==> inputs of run M <==
==> flow/design.v <==
`timescale 1ns/1ns
 `timescale 1ns/1ns
module signed_shifter (input wire [4-1:0] i,
                       input wire signed [16:0] D,
                       output reg signed [16:0] Q);
always @ *
begin
Q = D >>> i;  
end
endmodule
 `timescale 1ns/1ns
module rotator (
    input wire clk,
    input wire rst,
    input wire signed  [16:0]    x_i,
    input wire signed  [16:0]    y_i,
    output wire signed [16:0]    x_o,
    output wire signed [16:0]    y_o
    );
    parameter integer iteration             = 0;  
    parameter signed [16:0] tangle = 0;  
    reg signed [16:0] x_1;
    reg signed [16:0] y_1;
    wire signed [16:0] x_i_shifted;
    wire signed [16:0] y_i_shifted;
    signed_shifter x_shifter(iteration,x_i,x_i_shifted);
    signed_shifter y_shifter(iteration,y_i,y_i_shifted);
    always @ (posedge clk)
        if (rst) begin
            x_1 <= 0;
            y_1 <= 0;
            end else begin
            if (y_i > 0) begin   
                x_1 <= x_i + y_i_shifted;  
                y_1 <= y_i - x_i_shifted;  
                end else begin
                x_1 <= x_i - y_i_shifted;  
                y_1 <= y_i + x_i_shifted;  
            end
        end
        assign x_o = x_1;
        assign y_o = y_1;
endmodule
 `timescale 1ns/1ns
module cordic (
    input wire clk,
    input wire rst,
    input wire                        valid_i,
    input wire signed [16:0]    x_i,
    input wire signed [16:0]    y_i,
    output wire                        valid_o,
    output wire signed [16:0]    x_o,
    output wire signed [16:0]    y_o
    );
    function [16:0] tanangle;
        input [3:0] i;
        begin
            case (i)
                4'b0000: tanangle = 17'd25735;     
                4'b0001: tanangle = 17'd15192;     
                4'b0010: tanangle = 17'd8027;      
                4'b0011: tanangle = 17'd4075;      
                4'b0100: tanangle = 17'd2045;      
                4'b0101: tanangle = 17'd1024;      
                4'b0110: tanangle = 17'd512;       
                4'b0111: tanangle = 17'd256;       
                4'b1000: tanangle = 17'd128;       
                4'b1001: tanangle = 17'd64;        
                4'b1010: tanangle = 17'd32;        
                4'b1011: tanangle = 17'd16;        
                4'b1100: tanangle = 17'd8;         
                4'b1101: tanangle = 17'd4;         
                4'b1110: tanangle = 17'd2;         
                4'b1111: tanangle = 17'd1;         
            endcase
        end
    endfunction
    wire signed [16:0] x [16-1:0];
    wire signed [16:0] y [16-1:0];
    assign x[0]    = x_i < 0  ? -x_i 
                                : x_i;
    assign y[0]    = y_i < 0  ? -y_i
                                : y_i;
    assign x_o     = x[16-1];
    assign y_o     = y[16-1];
    reg [16-2:0] valid_pipe;
    always @ (posedge clk)
        if (rst)
            valid_pipe <= 0;
        else
            valid_pipe <= {valid_pipe[16-3:0], valid_i};
    assign valid_o = valid_pipe[16-2];
    genvar i;
    generate
    for(i = 0;i<16-1;i = i+1)
    begin
        rotator #(.iteration(i), .tangle(tanangle(i))) U (clk,rst,x[i],y[i],x[i+1],y[i+1]);
    end
    endgenerate
endmodule
==> flow/run.sh <==
#!/bin/bash
# the make line also repeats each setting of config.mk as NAME=value (left out here)
make -C /OpenROAD-flow-scripts/flow DESIGN_CONFIG=/design/flow/config.mk WORK_HOME=/design/flow/orfs CLKGATE_MAP_FILE= finish
==> flow/config.mk <==
export PLATFORM = sky130hd
export DESIGN_NAME = cordic
export DESIGN_NICKNAME = cordic
export VERILOG_FILES = /design/flow/design.v
export SDC_FILE = /design/flow/constraint.sdc
export NUM_CORES = 4
export LEC_CHECK = 0
export CAP_MARGIN = 40
export CELL_PAD_IN_SITES_GLOBAL_PLACEMENT = 0
export CORE_MARGIN = 2
export CORE_UTILIZATION = 64
export CTS_CLUSTER_DIAMETER = 46
export GPL_TIMING_DRIVEN = 1
export HOLD_SLACK_MARGIN = 0.06
export MAX_ROUTING_LAYER = met4
export MIN_ROUTING_LAYER = met1
export SETUP_SLACK_MARGIN = 0.47
export SLEW_MARGIN = 20
export TNS_END_PERCENT = 35
==> flow/constraint.sdc <==
create_clock -name core_clock -period 4.36 [get_ports {clk}]
set_input_delay 0.8720 -clock core_clock [delete_from_list [all_inputs] [get_ports {clk}]]
set_output_delay 0.8720 -clock core_clock [all_outputs]
set_load 0.01 [all_outputs]
==> inputs of run Y, as changes to run M <==
Settings changed: CAP_MARGIN 40 to 20, CELL_PAD_IN_SITES_GLOBAL_PLACEMENT 0 to not set, CTS_CLUSTER_DIAMETER 46 to not set, GPL_TIMING_DRIVEN 1 to not set, HOLD_SLACK_MARGIN 0.06 to not set, MAX_ROUTING_LAYER met4 to not set, MIN_ROUTING_LAYER met1 to not set, SETUP_SLACK_MARGIN 0.47 to not set, TNS_END_PERCENT 35 to not set.
==> flow/constraint.sdc (replaced) <==
create_clock -name core_clock -period 3.04 [get_ports {clk}]
set_input_delay 0.6080 -clock core_clock [delete_from_list [all_inputs] [get_ports {clk}]]
set_output_delay 0.6080 -clock core_clock [all_outputs]
set_load 0.01 [all_outputs]
==> qor summary <==
Run status: run M finished with violations; run Y stopped before the end
Last stage reached: run M -; run Y global routing
Violated checks: run M setup timing; run Y -
Post-CTS Setup Inserts: run M 135; run Y 187
Area fraction in xor and xnor cells: run M 11.3%; run Y 11.3%
CTS H-Tree Depth: run M 3; run Y 2
Final HPWL DP: run M 81.1 mm; run Y 98.1 mm
Warnings, synthesis: run M 47; run Y 47
Fraction of registers with async set/reset: run M 0%; run Y 0%
Number of clock buffers inserted by TritonCTS: run M 70; run Y 56
Placement Cell Area: run M 45100 sq um; run Y 54100 sq um
Synthesized area divided by synthesized cell count: run M 7.87 sq um; run Y 7.87 sq um
Post-placement worst setup slack: run M -0.430 ns; run Y -1.49 ns
Placed cells: run M 6338; run Y 7382
Final GP Congestion: run M 0.926; run Y 0.941
Aoi/oai-family share of the synthesized area: run M 18.0%; run Y 18.0%
Maximum buffer depth of the clock tree: run M 3; run Y 3
Cell resize tally after clock tree synthesis: run M 197; run Y 480


==> violet: inputs <==
Starts from the design.v that is shown in full above.
Settings: LEC_CHECK=0, ABC_AREA=1, CAP_MARGIN=30, CELL_PAD_IN_SITES_DETAIL_PLACEMENT=1, CELL_PAD_IN_SITES_GLOBAL_PLACEMENT=3, CORE_ASPECT_RATIO=1.6, CORE_MARGIN=8, CORE_UTILIZATION=40, CTS_CLUSTER_SIZE=35, HOLD_SLACK_MARGIN=0.07, MAX_ROUTING_LAYER=met5, MIN_ROUTING_LAYER=met2, SETUP_SLACK_MARGIN=0.85, SLEW_MARGIN=20, TNS_END_PERCENT=60; clock period 4.52 ns.
run.sh (not shown) runs the stock make flow with config.mk's settings and CLKGATE_MAP_FILE=.
==> tundra: changes against violet <==
CAP_MARGIN = 20   (was 30)
CELL_PAD_IN_SITES_DETAIL_PLACEMENT = not set   (was 1)
CELL_PAD_IN_SITES_GLOBAL_PLACEMENT = not set   (was 3)
CORE_ASPECT_RATIO = 0.5   (was 1.6)
CORE_MARGIN = 2   (was 8)
CORE_UTILIZATION = 72   (was 40)
CTS_CLUSTER_DIAMETER = 400   (was not set)
CTS_CLUSTER_SIZE = 100   (was 35)
HOLD_SLACK_MARGIN = not set   (was 0.07)
MAX_ROUTING_LAYER = met4   (was met5)
MIN_ROUTING_LAYER = not set   (was met2)
PLACE_DENSITY = 0.42   (was not set)
SETUP_SLACK_MARGIN = 0.58   (was 0.85)
TNS_END_PERCENT = not set   (was 60)
==> flow/constraint.sdc (replaced) <==
create_clock -name core_clock -period 2.54 [get_ports {clk}]
set_input_delay 0.5080 -clock core_clock [delete_from_list [all_inputs] [get_ports {clk}]]
set_output_delay 0.5080 -clock core_clock [all_outputs]
set_load 0.01 [all_outputs]
==> ember: changes against violet <==
CAP_MARGIN = 20   (was 30)
CELL_PAD_IN_SITES_GLOBAL_PLACEMENT = not set   (was 3)
CORE_ASPECT_RATIO = not set   (was 1.6)
CORE_MARGIN = 2   (was 8)
CTS_CLUSTER_SIZE = not set   (was 35)
HOLD_SLACK_MARGIN = not set   (was 0.07)
MAX_ROUTING_LAYER = not set   (was met5)
MIN_ROUTING_LAYER = not set   (was met2)
SETUP_SLACK_MARGIN = not set   (was 0.85)
TNS_END_PERCENT = not set   (was 60)
==> flow/constraint.sdc (replaced) <==
create_clock -name core_clock -period 4.6 [get_ports {clk}]
set_input_delay 0.9200 -clock core_clock [delete_from_list [all_inputs] [get_ports {clk}]]
set_output_delay 0.9200 -clock core_clock [all_outputs]
set_load 0.01 [all_outputs]
==> impl_metrics.json <==
{
  "status": "finished clean",
  "max_slew.worst_pin.slew_ps": 963.1,
  "path_cells": "nor3_1 -> nand2_1 -> nor3_1 -> nand2_1 -> nor3_1 -> nor2_1 -> xnor2_1 -> ha_1 -> nand2_1 -> o21a_1 -> o311ai_0 -> o21ai_0 -> a21oi_1",
  "drv_cap": 0,
  "regArea_mm2": 0.01052,
  "fin_crit_ps": 3589,
  "grt_use_met3": 0.4509,
  "cts_sinks": 524,
  "wl_met2_um": 94670,
  "dominant-cell-class": "logic gates",
  "drtIter0Drc": 11420,
  "holdCritStartpoint": "valid_pipe[2]$_SDFF_PP0_",
  "rsz0062_at_grt": "yes"
}
The numbers above come from violet.

==> impl_metrics.json <==
{
  "status": "finished clean",
  "synth_area_leader_cell": "dfxtp_1",
  "synth.area.top_cells": "dfxtp_1 (24%), ha_1 (16%), a21oi_1 (10%), nand2_1 (9.5%), inv_1 (8.0%)",
  "cts_sinks": 524,
  "wl_met2_um": 63330,
  "path_cells": "or2_2 -> nor3_1 -> nand4_1 -> and2_1 -> inv_2 -> nand2_1 -> o21ai_1 -> inv_1 -> fa_1 -> inv_1 -> nand3_1 -> nand2_1 -> a21oi_1 -> o21ai_0 -> a21oi_1 -> o21ai_0 -> a21oi_1 -> o21a_1",
  "max_slew.worst_pin.slew_ps": 1023,
  "rsz0062_at_grt": "no",
  "drv_cap": 0,
  "holdCritStartpoint": "valid_pipe[6]$_SDFF_PP0_",
  "fin_crit_ps": 4274,
  "cp.arrival_ps": 4810,
  "relSlewSlack": 0.3117,
  "clkLatencyLatePin_ps": 650,
  "netlist_area_mm2": 0.04371,
  "drtIter0Drc": 2592
}
The numbers above come from ember.

==> impl_metrics.json <==
{
  "synth-xor-area-share": 0.05307,
  "fp_util": 0.7335,
  "synth.area.top_cells": "dfxtp_1 (24%), ha_1 (16%), a21oi_1 (10%), nand2_1 (9.5%), inv_1 (8.0%)",
  "synth.distinct_cells": 55,
  "pin_count": 72,
  "status": "aborted with a tool error",
  "lastStage": "3_5_place_dp",
  "die_y_um": 178.2,
  "netlist_area_mm2": 0.04371,
  "postSynthCellCount": 6544,
  "stop_error": "[ERROR DPL-0038] Utilization greater than 100%, impossible to legalize",
  "most_common_cell": "nand2_1",
  "mux_area_frac": 0,
  "simple_gate_share": 0.2192,
  "synthTopCellsByCount": "nand2_1 (1104), inv_1 (936), a21oi_1 (899)",
  "ys_warn_count": 47,
  "synth.logic.top_family": "AND-OR/OR-AND gates",
  "syn_nets": 7172,
  "ys_cells": 6544
}
The numbers above come from tundra.

